==> inputs of 06-04 <==
==> flow/design.v <==
`timescale 1ns/1ns
module Controller(input clk, rst, start, compare, flag, output InitYin, InitW1, InitW2, InitB, InitFlag, InitAlpha, LdX1, LdX2, LdT, Select2, LdYin, LdFlag, LdAlphaT, LdW1, LdW2, LdB,ReadEn,Ready, output [1:0] Select1, Sel1, Sel2);
	reg initYin, initW1, initW2, initB, initFlag, initAlpha, ldX1, ldX2, ldT, select2, ldYin, ldFlag, ldAlphaT, ldW1, ldW2, ldB;
	reg [1:0] select1, sel1, sel2;
	reg [3:0] ns, ps;
	reg ldCnt, cntDown;
	reg readEn, ready;
	wire co;
	reg [7:0] Cout;
	always@(ps, start, co, compare, flag)begin
		ns = 4'b0;
		case(ps)
			4'b0000: begin
				ns = (start)? 4'b0001 : 4'b0000;
			  end
			4'b0001: begin
				ns = 4'b0010;
				end
			4'b0010: begin
				ns = 4'b0011;
				end
			4'b0011: begin
				ns = 4'b0100;
				end
			4'b0100: begin
				ns = 4'b0101;
				end
			4'b0101: begin
				ns = compare ? 4'b0110 : 4'b1010;
				end
			4'b0110: begin
				ns = 4'b0111;
				end
			4'b0111: begin
				ns = 4'b1000;
				end
			4'b1000: begin
				ns = 4'b1001;
				end
			4'b1001: begin
				ns = 4'b1010;
				end
			4'b1010: begin
				ns = (co == 0) ? 4'b0010 : 
				     (flag == 1) ? 4'b1011 : 
				     (flag == 0) ? 4'b0000 : 4'b1010;
				end
			4'b1011: begin
			  ns = 4'b0010;
			  end
			default: ns = 4'b0000;
		endcase
	end
	always@(ps)begin
		{initYin, initW1, initW2, initB, initFlag, ldCnt, initAlpha, ldX1, ldX2, ldT, cntDown, select2, ldYin, ldFlag, ldAlphaT, ldW1, ldW2, ldB} = 18'b0;
		readEn = 1'b0;
		ready = 1'b0;
		select1 = 2'b0;
		sel1 = 2'b0;
		sel2 = 2'b0;
		case(ps)
			4'b0000: begin
				ready = 1;
			  end
			4'b0001: begin
				initW1 = 1;
				initW2 = 1;
				initB = 1;
				initYin = 1;
				ldCnt = 1;
				initAlpha = 1;
				end
			4'b0010: begin
				ldX1 = 1;
				ldX2 = 1;
				ldT = 1;
				cntDown = 1;
				readEn = 1;
				end
			4'b0011: begin
				sel1 = 2'b00;
				sel2 = 2'b01;
				select1 = 2'b01;
				select2 = 1;
				ldYin = 1;
				end
			4'b0100: begin
				sel1 = 2'b01;
				sel2 = 2'b10;
				select1 = 2'b00;
				select2 = 1;
				ldYin = 1;
				end
			4'b0101: begin
				end
			4'b0110: begin
				sel1 = 2'b10;
				sel2 = 2'b0;
				ldAlphaT = 1;
				ldFlag = 1;
				end
			4'b0111: begin
				sel1 = 2'b11;
				sel2 = 2'b01;
				select2 = 1;
				select1 = 2'b10;
				ldW1 = 1;
				end
			4'b1000: begin
				sel1 = 2'b11;
				sel2 = 2'b10;
				select2 = 1;
				select1 = 2'b11;
				ldW2 = 1;
				end
			4'b1001: begin
				select2 = 0;
				select1 = 2'b01;
				ldB = 1;
				end
			4'b1010: begin
				end
			4'b1011: begin
			  ldCnt = 1;
			  initFlag = 1;
			  end
		endcase
	end
	always@(posedge clk,posedge rst)begin
		if(rst) ps <= 4'b0000;
		else ps <= ns;
	end
	always@(posedge clk, posedge rst)begin
	  if(rst)
	    Cout = 8'b11001000;
	  else begin
	    if(ldCnt) Cout <= 8'b11001000;
	    else if(cntDown) Cout <= Cout - 1;
	  end
  end
  assign co = ~|{Cout};
  assign InitYin = initYin;
  assign InitW1 = initW1;
  assign InitW2 = initW2;
  assign InitB = initB;
  assign InitFlag = initFlag;
  assign LdCnt = ldCnt;
  assign InitAlpha = initAlpha;
  assign LdX1 = ldX1;
  assign LdX2 = ldX2;
  assign LdT = ldT;
  assign CntDown = cntDown;
  assign Select1 = select1;
  assign Select2 = select2;
  assign LdYin = ldYin;
  assign LdFlag = ldFlag;
  assign LdAlphaT = ldAlphaT;
  assign LdW1 = ldW1;
  assign LdW2 = ldW2;
  assign LdB = ldB;
  assign Sel1 = sel1;
  assign Sel2 = sel2;
  assign ReadEn = readEn;
  assign Ready = ready;
endmodule
`timescale 1ns/1ns
module FlagReg(input clk,rst,loadData,initVal, output out);
  reg outData;
  assign out = outData;
  always@(posedge clk, posedge rst)begin
    if(rst) outData <= 1'b0;
    else
    begin
      if(initVal) outData <= 1'b0;
      else
    begin
    if (loadData) outData <= 1'b1;
    else outData <= outData;
    end
  end
  end
endmodule
`timescale 1ns/1ns
module Reg2bit(input clk,rst,loadData,initVal, input [1:0] inData, output[1:0] out);
  reg [1:0] outData;
  assign out = outData;
  always@(posedge clk, posedge rst)begin
    if(rst) outData <= 2'b0;
    else
    begin
      if(initVal) outData <= 2'b0;
      else
    begin
    if (loadData) outData <= inData;
    else outData <= outData;
    end
  end
  end
endmodule
`timescale 1ns/1ns
module Reg3bit(input clk,rst,loadData,initVal, input [2:0] inData, output[2:0] out);
  reg [2:0] outData;
  assign out = outData;
  always@(posedge clk, posedge rst)begin
    if(rst) outData <= 3'b0;
    else
    begin
      if(initVal) outData <= 3'b0;
      else
    begin
    if (loadData) outData <= inData;
    else outData <= outData;
    end
  end
  end
endmodule
`timescale 1ns/1ns
module Reg7bit(input clk,rst,loadData,initVal, input [6:0] inData, output[6:0] out);
  reg [6:0] outData;
  assign out = outData;
  always@(posedge clk, posedge rst)begin
    if(rst) outData <= 7'b0;
    else
    begin
      if(initVal) outData <= 7'b0;
      else
    begin
    if (loadData) outData <= inData;
    else outData <= outData;
    end
  end
  end
endmodule
`timescale 1ns/1ns
module Reg14bit(input clk,rst,loadData,initVal, input [13:0] inData, output[13:0] out);
  reg [13:0] outData;
  assign out = outData;
  always@(posedge clk, posedge rst)begin
    if(rst) outData <= 14'b0;
    else
    begin
      if(initVal) outData <= 14'b0;
      else
    begin
    if (loadData) outData <= inData;
    else outData <= outData;
    end
  end
  end
endmodule
`timescale 1ns/1ns
module Mux2to1(input select, input [13:0]in1,in2, output [13:0]MuxOut);
  assign MuxOut = ~select ? in1 : in2;
endmodule
`timescale 1ns/1ns
module Mux4to1(input [1:0]select, input [13:0]in1,in2,in3,in4, output [13:0]MuxOut);
  assign MuxOut = select==2'b00 ? in1 :
          select==2'b01 ? in2 :
          select==2'b10 ? in3 :
          select==2'b11 ? in4 : 14'bz;
endmodule
`timescale 1ns/1ns
module adder( input [13:0] op1, op2, output [13:0] result );
  assign result = op1 + op2;
endmodule
`timescale 1ns/1ns
module multiplier( input [13:0] op1, op2, output [13:0] result );
  wire [27:0] w;
  wire signed [13:0] operand1,operand2;
  assign operand1 = op1;
  assign operand2 = op2;
  assign w = operand1 * operand2;
  assign result = w[21:8];
endmodule
`timescale 1ns/1ns
module DataPath(input clk,rst, input [6:0] x1Data,x2Data, input [1:0] tData, input InitYin, InitW1, InitW2, InitB, InitFlag, InitAlpha, LdX1, LdX2, LdT, Select2, LdYin, LdFlag, LdAlphaT, LdW1, LdW2, LdB, input [1:0]  Select1, Sel1, Sel2, output compare, flag, output[1:0] signYin, output[13:0] w1,w2,b,Yin);
  wire [6:0] x1,x2;
  wire [1:0] t;
  wire [2:0] alpha,alphaT;
  wire [13:0] AddOut,MultOut,MultOp1,MultOp2,AddOp1,AddOp2;
  wire [13:0] castedT,castedAlphaT,castedAlpha,castedX1,castedX2;
  assign castedT = t[1] ? {4'b1111, t, 8'b0}: {4'b0, t, 8'b0};
  assign castedAlphaT = alphaT[2] ? {5'b11111, alphaT, 6'b0}: {5'b0, alphaT, 6'b0};
  assign castedAlpha = alpha[2] ? {5'b11111, alpha, 6'b0}: {5'b0, alpha, 6'b0};
  assign castedX1 = x1[6] ? {3'b111, x1, 4'b0}: {3'b0, x1, 4'b0};
  assign castedX2 = x2[6] ? {3'b111, x2, 4'b0}: {3'b0, x2, 4'b0};
  FlagReg FLAG(clk,rst,LdFlag,InitFlag, flag);
  Reg2bit T(clk,rst,LdT,1'b0,tData,t);
  Reg3bit ALPHA(clk,rst,InitAlpha,1'b0,3'b011, alpha);
  Reg3bit ALPHAT(clk,rst,LdAlphaT,1'b0,MultOut[8:6], alphaT);
  Reg7bit X1(clk,rst,LdX1,1'b0,x1Data, x1);
  Reg7bit X2(clk,rst,LdX2,1'b0,x2Data, x2);
  Reg14bit W1(clk,rst,LdW1,InitW1,AddOut, w1);
  Reg14bit W2(clk,rst,LdW2,InitW2,AddOut, w2);
  Reg14bit B (clk,rst,LdB,InitB,AddOut, b);
  Reg14bit YIN (clk,rst,LdYin,InitYin,AddOut, Yin);
  Mux4to1 MULTOP1(Sel1,w1,w2,castedT,castedAlphaT, MultOp1);
  Mux4to1 MULTOP2(Sel2,castedAlpha,castedX1,castedX2,14'b0, MultOp2);
  Mux4to1 ADDOP1(Select1,Yin,b,w1,w2, AddOp1);
  Mux2to1 ADDOP2(Select2,castedAlphaT,MultOut, AddOp2);
  multiplier MULTIPLIER(MultOp1,MultOp2, MultOut);
  adder ADDER(AddOp1,AddOp2, AddOut);
  assign compare = (Yin == 14'b0) ? 1 : (Yin[13] ^ t[1]);
  assign signYin = Yin[13] ? 2'b11 : 2'b01;  
endmodule
`timescale 1ns/1ns
module LearningMachine(input clk,rst, start, input [6:0] x1Data,x2Data, input [1:0] tData, output[1:0] signYin, output[13:0] w1,w2,b,Yin,output ReadEn, Ready);
  wire [1:0]Select1, Sel1, Sel2;
  wire  flag, InitYin, InitW1, InitW2, InitB, InitFlag, InitAlpha, LdX1, LdX2, LdT, Select2, LdYin, LdFlag, LdAlphaT, LdW1, LdW2, LdB;
  Controller controller(clk, rst, start, compare, flag, InitYin, InitW1, InitW2, InitB, InitFlag, InitAlpha, LdX1, LdX2, LdT, Select2, LdYin, LdFlag, LdAlphaT, LdW1, LdW2, LdB, ReadEn, Ready, Select1, Sel1, Sel2);
  DataPath datapath(clk,rst, x1Data,x2Data, tData, InitYin, InitW1, InitW2, InitB, InitFlag, InitAlpha, LdX1, LdX2, LdT, Select2, LdYin, LdFlag, LdAlphaT, LdW1, LdW2, LdB, Select1, Sel1, Sel2, compare, flag, signYin, w1,w2,b,Yin);
endmodule
==> flow/run.sh <==
#!/bin/bash
# the make line also repeats each setting of config.mk as NAME=value (left out here)
make -C /OpenROAD-flow-scripts/flow DESIGN_CONFIG=/design/flow/config.mk WORK_HOME=/design/flow/orfs CLKGATE_MAP_FILE= finish
==> flow/config.mk <==
export PLATFORM = sky130hd
export DESIGN_NAME = LearningMachine
export DESIGN_NICKNAME = LearningMachine
export VERILOG_FILES = /design/flow/design.v
export SDC_FILE = /design/flow/constraint.sdc
export NUM_CORES = 4
export LEC_CHECK = 0
export CAP_MARGIN = 5
export CORE_MARGIN = 2
export CORE_UTILIZATION = 72
export CTS_CLUSTER_DIAMETER = 52
export CTS_CLUSTER_SIZE = 31
export PLACE_DENSITY = 0.65
export SETUP_SLACK_MARGIN = 0.21
export SLEW_MARGIN = 20
==> flow/constraint.sdc <==
create_clock -name core_clock -period 8.42 [get_ports {clk}]
set_input_delay 1.6840 -clock core_clock [delete_from_list [all_inputs] [get_ports {clk}]]
set_output_delay 1.6840 -clock core_clock [all_outputs]
set_load 0.01 [all_outputs]
==> 07-09: changes against 06-04 <==
- ABC_AREA: default -> 1
- CAP_MARGIN: 5 -> 20
- CORE_UTILIZATION: 72 -> 65
- CTS_CLUSTER_DIAMETER: 52 -> default
- CTS_CLUSTER_SIZE: 31 -> default
- PLACE_DENSITY: 0.65 -> default
- SETUP_SLACK_MARGIN: 0.21 -> default
- TNS_END_PERCENT: default -> 15
==> flow/constraint.sdc (replaced) <==
create_clock -name core_clock -period 7.63 [get_ports {clk}]
set_input_delay 1.5260 -clock core_clock [delete_from_list [all_inputs] [get_ports {clk}]]
set_output_delay 1.5260 -clock core_clock [all_outputs]
set_load 0.01 [all_outputs]
==> comparison table <==
metric	06-04	07-09
Post-detailed-route via-to-cell ratio	6.35	5.84
Non-Clock Buffer Count	131	172
Chip area	13,300 µm²	15,100 µm²
Routing usage on met1	54.1%	47.6%
Register-to-register setup slack	0.44 ns	-0.07 ns
Tool warnings	31	32
Destination of the worst register-to-register timing path	datapath.B.outData[13]$_DFFE_PP0P_	datapath.YIN.outData[13]$_DFFE_PP0P_
Number of distinct standard cells referenced by the synthesized netlist	70	45
Number of fill cells in the layout	625	869
Data arrival time of the worst path	8.27 ns	7.93 ns
Sequential cell area share	21.0%	19.4%
CP bufs+invs	5	11
Post-detailed-placement half-perimeter wirelength	19,000 µm	21,100 µm
Area used by sequential logic in the layout	2230 µm²	2230 µm²
Outcome	timing/DRC/antenna clean	failed layout checks
Reasons for failing layout checks	-	negative setup slack
Launching point of the worst reg2reg path	controller.ps[0]$_DFF_PP0_	controller.ps[1]$_DFF_PP0_
Weighted congestion at the end of routability-driven global placement	0.982	1.02
Count of inverters other than clock inverters in the layout	96	231
Synth-to-Final Area Change	19.0%	25.8%
Final setup TNS	0 ns	-0.251 ns
